Setup of the reference run:
==> flow/design.v (excerpt) <==
module dma_ahb_simple
(
       input   wire          HRESETn
     , input   wire          HCLK
     , input   wire          S_HSEL
     , input   wire  [31:0]  S_HADDR
     , input   wire  [ 1:0]  S_HTRANS
     , input   wire          S_HWRITE
     , input   wire  [ 2:0]  S_HSIZE
     , input   wire  [ 2:0]  S_HBURST
     , input   wire  [31:0]  S_HWDATA
     , output  wire  [31:0]  S_HRDATA
     , output  wire  [ 1:0]  S_HRESP
     , input   wire          S_HREADYin
     , output  wire          S_HREADYout
     , output  wire          IRQ
     , output  wire          M_HBUSREQ
     , input   wire          M_HGRANT
     , output  wire  [31:0]  M_HADDR
     , output  wire  [ 1:0]  M_HTRANS
     , output  wire          M_HWRITE
     , output  wire  [ 2:0]  M_HSIZE
     , output  wire  [ 2:0]  M_HBURST
     , output  wire  [ 3:0]  M_HPROT
     , output  wire  [31:0]  M_HWDATA
     , input   wire  [31:0]  M_HRDATA
     , input   wire  [ 1:0]  M_HRESP
     , input   wire          M_HREADY
);
For scale: about 5400 cells after synthesis, roughly 1000 flip-flops, roughly 230 I/O pins, about 0.047 mm^2 of cells after synthesis.
make LEC_CHECK=0 ABC_AREA=1 CAP_MARGIN=20 CELL_PAD_IN_SITES_GLOBAL_PLACEMENT=3 CORE_MARGIN=8 CORE_UTILIZATION=30 CTS_CLUSTER_DIAMETER=268 GPL_ROUTABILITY_DRIVEN=0 MAX_ROUTING_LAYER=met4 SLEW_MARGIN=20 finish   # period 2.06 ns
run.sh (not shown) runs the stock make flow with config.mk's settings and CLKGATE_MAP_FILE=.
| the reference run | all stages done | FAIL | negative setup slack |
Here is what was changed in the inputs of the trial run compared with the reference run.
Settings: CORE_UTILIZATION now 40, was 30; CELL_PAD_IN_SITES_GLOBAL_PLACEMENT no longer set, was 3; HOLD_SLACK_MARGIN now 0.17, previously not set; CTS_CLUSTER_DIAMETER now 176, was 268; CORE_MARGIN now 2, was 8; GPL_ROUTABILITY_DRIVEN no longer set, was 0; ABC_AREA no longer set, was 1; the clock period (ns, I/O delays scaled along) now 4.5, was 2.06.
Notes after the runs:
Both conditions hold for the trial run: the flow ran to the end and the final layout passed the timing, design-rule and antenna checks.
[the trial run vs the reference run] critical path data required time: higher in the trial run
Between the trial run and the reference run, it is the trial run whose wire length per cell after detailed routing is higher, by about 4.3%.
On met1 track demand over resource in global routing, the reference run and the trial run are basically level.
On die boundary width, the higher figure sits with the reference run, not the trial run.
The trial run against the reference run: maximum single-stage delay on the critical path went up 0.58 ns; worst reg2reg path depth went down 8; final design instance area without fill saw a decrease; ratio of total power to cell area shows a reduction of about 46%; signed area change from the synthesized netlist to the final layout has decreased.
Row layout filler cell count: the trial run lower / the reference run higher

---

dma_ahb_simple again, from the RTL that the note above started with.
export LEC_CHECK = 0
export ABC_AREA = 1
export CAP_MARGIN = 20
export CORE_MARGIN = 2
export CORE_UTILIZATION = 72
export PLACE_DENSITY_LB_ADDON = 0.04
export SETUP_SLACK_MARGIN = 0.95
export SLEW_MARGIN = 20
create_clock -name core_clock -period 3.29 [get_ports {HCLK}]
Rerun with:
Settings changed: CORE_UTILIZATION 72 to 68, PLACE_DENSITY set to 0.35, PLACE_DENSITY_LB_ADDON 0.04 to not set, SETUP_SLACK_MARGIN 0.95 to not set.
Clock period 3.29 ns to 2.71 ns, I/O delays scaled along.
- The new run finished clean
- routed wire length is lower by 7.8%
- sequential cell count does not change
- cell area is about the same
- synthesized cell count is unchanged
- sequential power is higher by 21%
- cell count is higher by 1.2%
- count of clock-buffer cells in the layout is higher by 8
- setup slack got worse by 0.41 ns
- combinational power is higher by 24%
- total power is higher by 21%
- synthesized area stays the same
Rerun with:
Settings changed: ABC_AREA 1 to not set, CORE_UTILIZATION 68 to 40, PLACE_DENSITY 0.35 to not set.
Clock period 2.71 ns to 2.48 ns, I/O delays scaled along.
The changed run reached the layout checks and failed them: setup timing.
Global-route usage went down by 15 points.
Worst setup slack is worse by 0.27 ns.
Area after synthesis went down by 8.1%.
Wire length is lower by 3.9%.
Design area is higher by 0.38%.
Via count came out lower by 23%.
Rerun with:
Settings changed: CORE_UTILIZATION 40 to 70, SETUP_SLACK_MARGIN set to -0.15.
Clock period 2.48 ns to 2.11 ns, I/O delays scaled along.
The new run failed in global routing (5_1_grt).
Synthesized cell count does not change.
Die size went down by 42%.
Synthesized area stays the same.

---

Setup of job 1778:
Starting RTL as in the previous note.
Settings: LEC_CHECK=0, ABC_AREA=1, CAP_MARGIN=20, CELL_PAD_IN_SITES_DETAIL_PLACEMENT=2, CELL_PAD_IN_SITES_GLOBAL_PLACEMENT=2, CORE_ASPECT_RATIO=0.97, CORE_MARGIN=2, CORE_UTILIZATION=40, CTS_CLUSTER_DIAMETER=366, GPL_ROUTABILITY_DRIVEN=1, MAX_ROUTING_LAYER=met4, MIN_ROUTING_LAYER=met2, SLEW_MARGIN=20; clock period 4.5 ns.
Job 1778 completed end to end with timing, DRC and antenna clean.
Relative to job 1778, the following input files were edited for job 5170:
# job 1778
export LEC_CHECK = 0
export ABC_AREA = 1
export CAP_MARGIN = 20
export CELL_PAD_IN_SITES_DETAIL_PLACEMENT = 2
export CELL_PAD_IN_SITES_GLOBAL_PLACEMENT = 2
export CORE_ASPECT_RATIO = 0.97
export CORE_MARGIN = 2
export CORE_UTILIZATION = 40
export CTS_CLUSTER_DIAMETER = 366
export GPL_ROUTABILITY_DRIVEN = 1
export MAX_ROUTING_LAYER = met4
export MIN_ROUTING_LAYER = met2
export SLEW_MARGIN = 20
create_clock -name core_clock -period 4.5 [get_ports {HCLK}]
# job 5170
export LEC_CHECK = 0
export CAP_MARGIN = 20
export CORE_MARGIN = 2
export CORE_UTILIZATION = 40
export SETUP_SLACK_MARGIN = -0.01
export SLEW_MARGIN = 20
create_clock -name core_clock -period 3.35 [get_ports {HCLK}]
==> results <==
Job 1778 → job 5170: non-clock buffer count rose 62; count of clock-buffer cells in the layout fell 5.6%.
Job 5170 has worst max-slew margin expressed relative to the limit above what job 1778 had.
For the final cell count without fillers, job 5170 came in 2,286 lower than job 1778 did.
For job 6077, these inputs were changed with respect to job 5170:
# job 5170
export LEC_CHECK = 0
export CAP_MARGIN = 20
export CORE_MARGIN = 2
export CORE_UTILIZATION = 40
export SETUP_SLACK_MARGIN = -0.01
export SLEW_MARGIN = 20
create_clock -name core_clock -period 3.35 [get_ports {HCLK}]
# job 6077
export LEC_CHECK = 0
export CAP_MARGIN = 20
export CORE_MARGIN = 2
export CORE_UTILIZATION = 70
export SETUP_SLACK_MARGIN = -0.18
export SLEW_MARGIN = 20
create_clock -name core_clock -period 1.9 [get_ports {HCLK}]
Findings:
- In the summary table, job 6077 is marked failed, with error GRT-0232 raised in global routing (5_1_grt).
- Area of the mapped netlist: job 6077 vs job 5170 identical
- In the flow results for job 5170 and job 6077, the placed cell area is larger on job 6077.
- Die area improves in job 6077 relative to job 5170.
- Worst slack at placement for job 6077: 1.12 ns down relative to job 5170
- Across both runs, die outline height was lower for job 6077 than for job 5170.
--- input diff job 6077..job 1203 ---
# job 6077
export LEC_CHECK = 0
export CAP_MARGIN = 20
export CORE_MARGIN = 2
export CORE_UTILIZATION = 70
export SETUP_SLACK_MARGIN = -0.18
export SLEW_MARGIN = 20
create_clock -name core_clock -period 1.9 [get_ports {HCLK}]
# job 1203
export LEC_CHECK = 0
export CAP_MARGIN = 20
export CORE_MARGIN = 2
export CORE_UTILIZATION = 66
export SETUP_SLACK_MARGIN = 0.82
export SLEW_MARGIN = 20
create_clock -name core_clock -period 3.1 [get_ports {HCLK}]
==> results <==
Job 1203 has completed all stages; timing, DRC and antenna checks passed.
Summary — chip footprint, job 1203 relative to job 6077: higher, by about 6%.
As far as compound-gate portion of the synthesized area goes, job 1203 and job 6077 are indistinguishable; the numbers are identical.
Re post-synthesis cell type count: no difference whatsoever between job 1203 and job 6077.
The final reports for job 1203 and job 6077 show HPWL reported at the end of detailed placement lower in the former.
Job 1203 vs job 6077: height of the die up in job 1203

---

## v59
dma_ahb_simple again, from the RTL that the note above started with.
clock: 3.21 ns
lec_check: 0
abc_area: 0
cap_margin: 30
cell_pad_in_sites_global_placement: 2
core_aspect_ratio: 1.2
core_margin: 6
core_utilization: 48
cts_cluster_diameter: 42
cts_cluster_size: 48
gpl_routability_driven: 1
gpl_timing_driven: 1
hold_slack_margin: 0.29
max_routing_layer: met4
place_density_lb_addon: 0.0
setup_slack_margin: 0.68
slew_margin: 5
Setup changes, v59 to v57
Settings: GPL_ROUTABILITY_DRIVEN removed (was 1); ABC_AREA removed (was 0); CTS_CLUSTER_SIZE changed from 48 to 56; SETUP_SLACK_MARGIN removed (was 0.68); GPL_TIMING_DRIVEN removed (was 1); CORE_UTILIZATION changed from 48 to 67; CORE_MARGIN changed from 6 to 2; CTS_CLUSTER_DIAMETER removed (was 42); CORE_ASPECT_RATIO removed (was 1.2); SLEW_MARGIN changed from 5 to 20; CAP_MARGIN changed from 30 to 20; MAX_ROUTING_LAYER removed (was met4); HOLD_SLACK_MARGIN removed (was 0.29); CELL_PAD_IN_SITES_GLOBAL_PLACEMENT removed (was 2); PLACE_DENSITY_LB_ADDON removed (was 0.0); the clock period (ns, I/O delays scaled along) changed from 3.21 to 1.99.
### Flow results
v57 is listed as incomplete: the tool reported an error in 5_1_grt and the run ended there.
Between v57 and v59, final weighted congestion of routability-driven global placement is higher for v57, v59 comes in under that.
Summary: with v59 as the reference, post-detailed-placement cell area in v57 moved up by a few percent.
v57 vs. v59: post-cts resize count now larger, total core area went down by about 28%, height of the die went down.
Modified inputs, v36 compared to v57
Settings: a deleted CTS_CLUSTER_SIZE that had been 56; a change of CORE_UTILIZATION from 67 to 39; a change of the clock period (ns, I/O delays scaled along) from 1.99 to 3.35.
Notes after the runs:
v36 has completed all stages; timing, DRC and antenna checks passed. Looking at number of placed instances with taps included, v36 sits 315 above v57. Summary of v36 over v57: die outline width +79 µm; deepest clock path buffer count ~0 delta; area of the core region +about 70%; setup fix buffers added after clock tree synthesis -93; floorplan core density -28 points. Re post-synthesis instance area: no difference whatsoever between v36 and v57.
diff inputs: v36 => v46
Settings: CORE_UTILIZATION: 39 -> 40; the clock period (ns, I/O delays scaled along): 3.35 -> 4.5.
--- outcome ---
Between v36 and v46, the flow reports first-iteration DRC count increasing by a little under 10%.
Height of the die, v46 and v36: larger value in v36
Compared with v36, in v46 worst relative slew slack now sits higher, first-pass GRT wire length went down by about 0.8%.
Going from v36 to v46, measured slew at the worst slew-check pin fell 50 ps; clock buffer count rose 4.1%; design area fell 520 µm².
Modified inputs, v11 compared to v46
Settings: SETUP_SLACK_MARGIN now 0.54, previously not set; CORE_UTILIZATION now 66, was 40; the clock period (ns, I/O delays scaled along) now 1.86, was 4.5.
## What came out
- For v11, the flow was terminated by a tool error in 5_1_grt and produced no final design.
- In the tables for v46 and v11, die outline area reads higher with v46.
- v11 — detailed-placement wirelength estimate 11 mm higher, v46 as reference
- v11 vs v46: number of gates resized after cts up in v11
- [compare] base=v46 new=v11: instance count after placement with tap cells included decreased 142, post-CTS setup buffer count climbed 153, average cell area after synthesis now sits at about the same level, worst setup timing slack at the placement stage now smaller.
- For number of placement rows, dividing the value from v11 by the value from v46 gives 0.78.

---

Starting RTL as in the previous note.
clock: 3.21 ns
lec_check: 0
abc_area: 1
cap_margin: 0
cell_pad_in_sites_global_placement: 2
core_aspect_ratio: 1.2
core_margin: 6
core_utilization: 48
cts_cluster_size: 23
gpl_routability_driven: 1
gpl_timing_driven: 1
hold_slack_margin: 0.29
max_routing_layer: met4
place_density_lb_addon: 0.0
setup_slack_margin: 0.68
slew_margin: 5
The baseline passed the timing, design-rule and antenna checks.
Edit:
CAP_MARGIN = 40   (was 0)
CELL_PAD_IN_SITES_GLOBAL_PLACEMENT = 0   (was 2)
CORE_ASPECT_RATIO = unset   (was 1.2)
CORE_MARGIN = 5   (was 6)
CORE_UTILIZATION = 65   (was 48)
CTS_CLUSTER_DIAMETER = 355   (was unset)
CTS_CLUSTER_SIZE = unset   (was 23)
HOLD_SLACK_MARGIN = unset   (was 0.29)
MAX_ROUTING_LAYER = unset   (was met4)
PLACE_DENSITY = 0.78   (was unset)
PLACE_DENSITY_LB_ADDON = unset   (was 0.0)
SETUP_SLACK_MARGIN = unset   (was 0.68)
SLEW_MARGIN = 20   (was 5)
Result: Synthesized area is unchanged. Utilization rises by 18 points. Worst hold slack loses 23 ps. Final cell count falls by a few percent. Sequential share of layout area rises by 0.67 points. Die area falls by a quarter to a third. Power falls slightly.

---

Setup of run 1:
dma_ahb_simple again, from the RTL that the note above started with.
Settings: LEC_CHECK=0, CAP_MARGIN=20, CELL_PAD_IN_SITES_DETAIL_PLACEMENT=2, CORE_MARGIN=2, CORE_UTILIZATION=40, CTS_CLUSTER_DIAMETER=366, MAX_ROUTING_LAYER=met4, SLEW_MARGIN=20; clock period 4.5 ns.
Run 1 finished every step from synthesis to the final layout, and the layout passed the timing, design-rule and antenna checks.
The following lists how run 2 was set up differently from run 1:
- a deleted CELL_PAD_IN_SITES_DETAIL_PLACEMENT that had been 2
- a deleted CTS_CLUSTER_DIAMETER that had been 366
- a change of CORE_UTILIZATION from 40 to 68
- an added ABC_AREA of 1
- a deleted MAX_ROUTING_LAYER that had been met4
- a change of the clock period (ns, I/O delays scaled along) from 4.5 to 3.29
Dominant non-sequential cell family after synthesis = multiplexers: run 1; dominant non-sequential cell family after synthesis = simple AND/OR/NAND/NOR gates: run 2. Compared to run 1, run 2 has design area 5.9% higher. Sequential share of cell area: run 2 lower than run 1. Note that the inverter tally of the final layout excluding the clock network recorded for run 2 amounts to 24 times the value seen in run 1. Summary of run 2 over run 1: detail-routed via count per cell lost 0.49; power went up. On post-route worst hold slack: run 2 sits above run 1. The lower share of the final layout cell area in multi-input gates came out of run 1. Going from run 1 to run 2, the layout filler cell count was found to have gone down by 55%. Run 2 ran to completion and came out clean on the timing, design-rule and antenna checks. Run 1 → run 2: total routed wirelength dropped 28 mm; setup slack dropped 0.32 ns; first-iteration DRC count climbed 929.
The inputs of run 3 differ from those of run 2 as listed below.
- an added SETUP_SLACK_MARGIN of 0.3
- an added CTS_CLUSTER_SIZE of 13
- a change of CORE_UTILIZATION from 68 to 66
- a deleted ABC_AREA that had been 1
- a change of the clock period (ns, I/O delays scaled along) from 3.29 to 1.86
==> comparison <==
Of run 2 and run 3, just one finished clean: run 2. Row die area: run 3 lower / run 2 higher. Half-perimeter wire length of the detailed placement result delta for run 3 relative to run 2: about 1.7% higher. In run 3 the chip area estimate from yosys synthesis turned out 8.1% lower than in run 2. Total core area sits lower in run 3 than in run 2. Compared with run 2, vertical die size in run 3 decreased by a few percent. Run 3 ended with less TritonCTS buffer count than run 2. Measured against each other, run 3 and run 2 differ in setup fix buffers added after clock tree synthesis, the higher figure coming from run 3. Measured against run 2, the cell total in the yosys stat output of run 3 comes out at 0.59 times the reference value. Any difference in final weighted congestion in routability-driven placement between run 2 and run 3 is small enough to ignore. There was hardly any difference in async set or reset register ratio after synthesis between run 3 and run 2. ~same maximum clock insertion buffer count in run 3 and run 2.
### run 3 -> run 4
- CTS_CLUSTER_SIZE now 52, was 13
- SETUP_SLACK_MARGIN now 0.55, was 0.3
- the clock period (ns, I/O delays scaled along) now 1.9, was 1.86
--- outcome ---
Die size: run 3 vs run 4 identical
Between run 4 and run 3, the difference in cell area after placement is negligible.
Number of instances in the synthesized netlist: run 3 vs run 4 identical
Reported for run 4 and run 3, summed instance area of the synthesized netlist turned out identical to the last digit.
Reported for run 4 and run 3, proportion of register bits with asynchronous set or reset after synthesis turned out identical to the last digit.
Quantity of gates resized following cts up about 15% in run 4 wrt run 3
On placed wire-length estimate, run 3 tracks run 4 almost exactly.
Comparing run 3 against run 4, there is no change at all in core utilization at floorplan.
Post-placement cell count essentially unchanged between run 3 and run 4.
Tool error ODB-0269 stopped run 3 during global routing; no final results.
Run 4 did not finish: a tool error stopped it during global routing.
Buffers inserted during post-CTS setup optimization (run 4 over run 3): increase, 26%
Power and IR drop assume default switching activity.
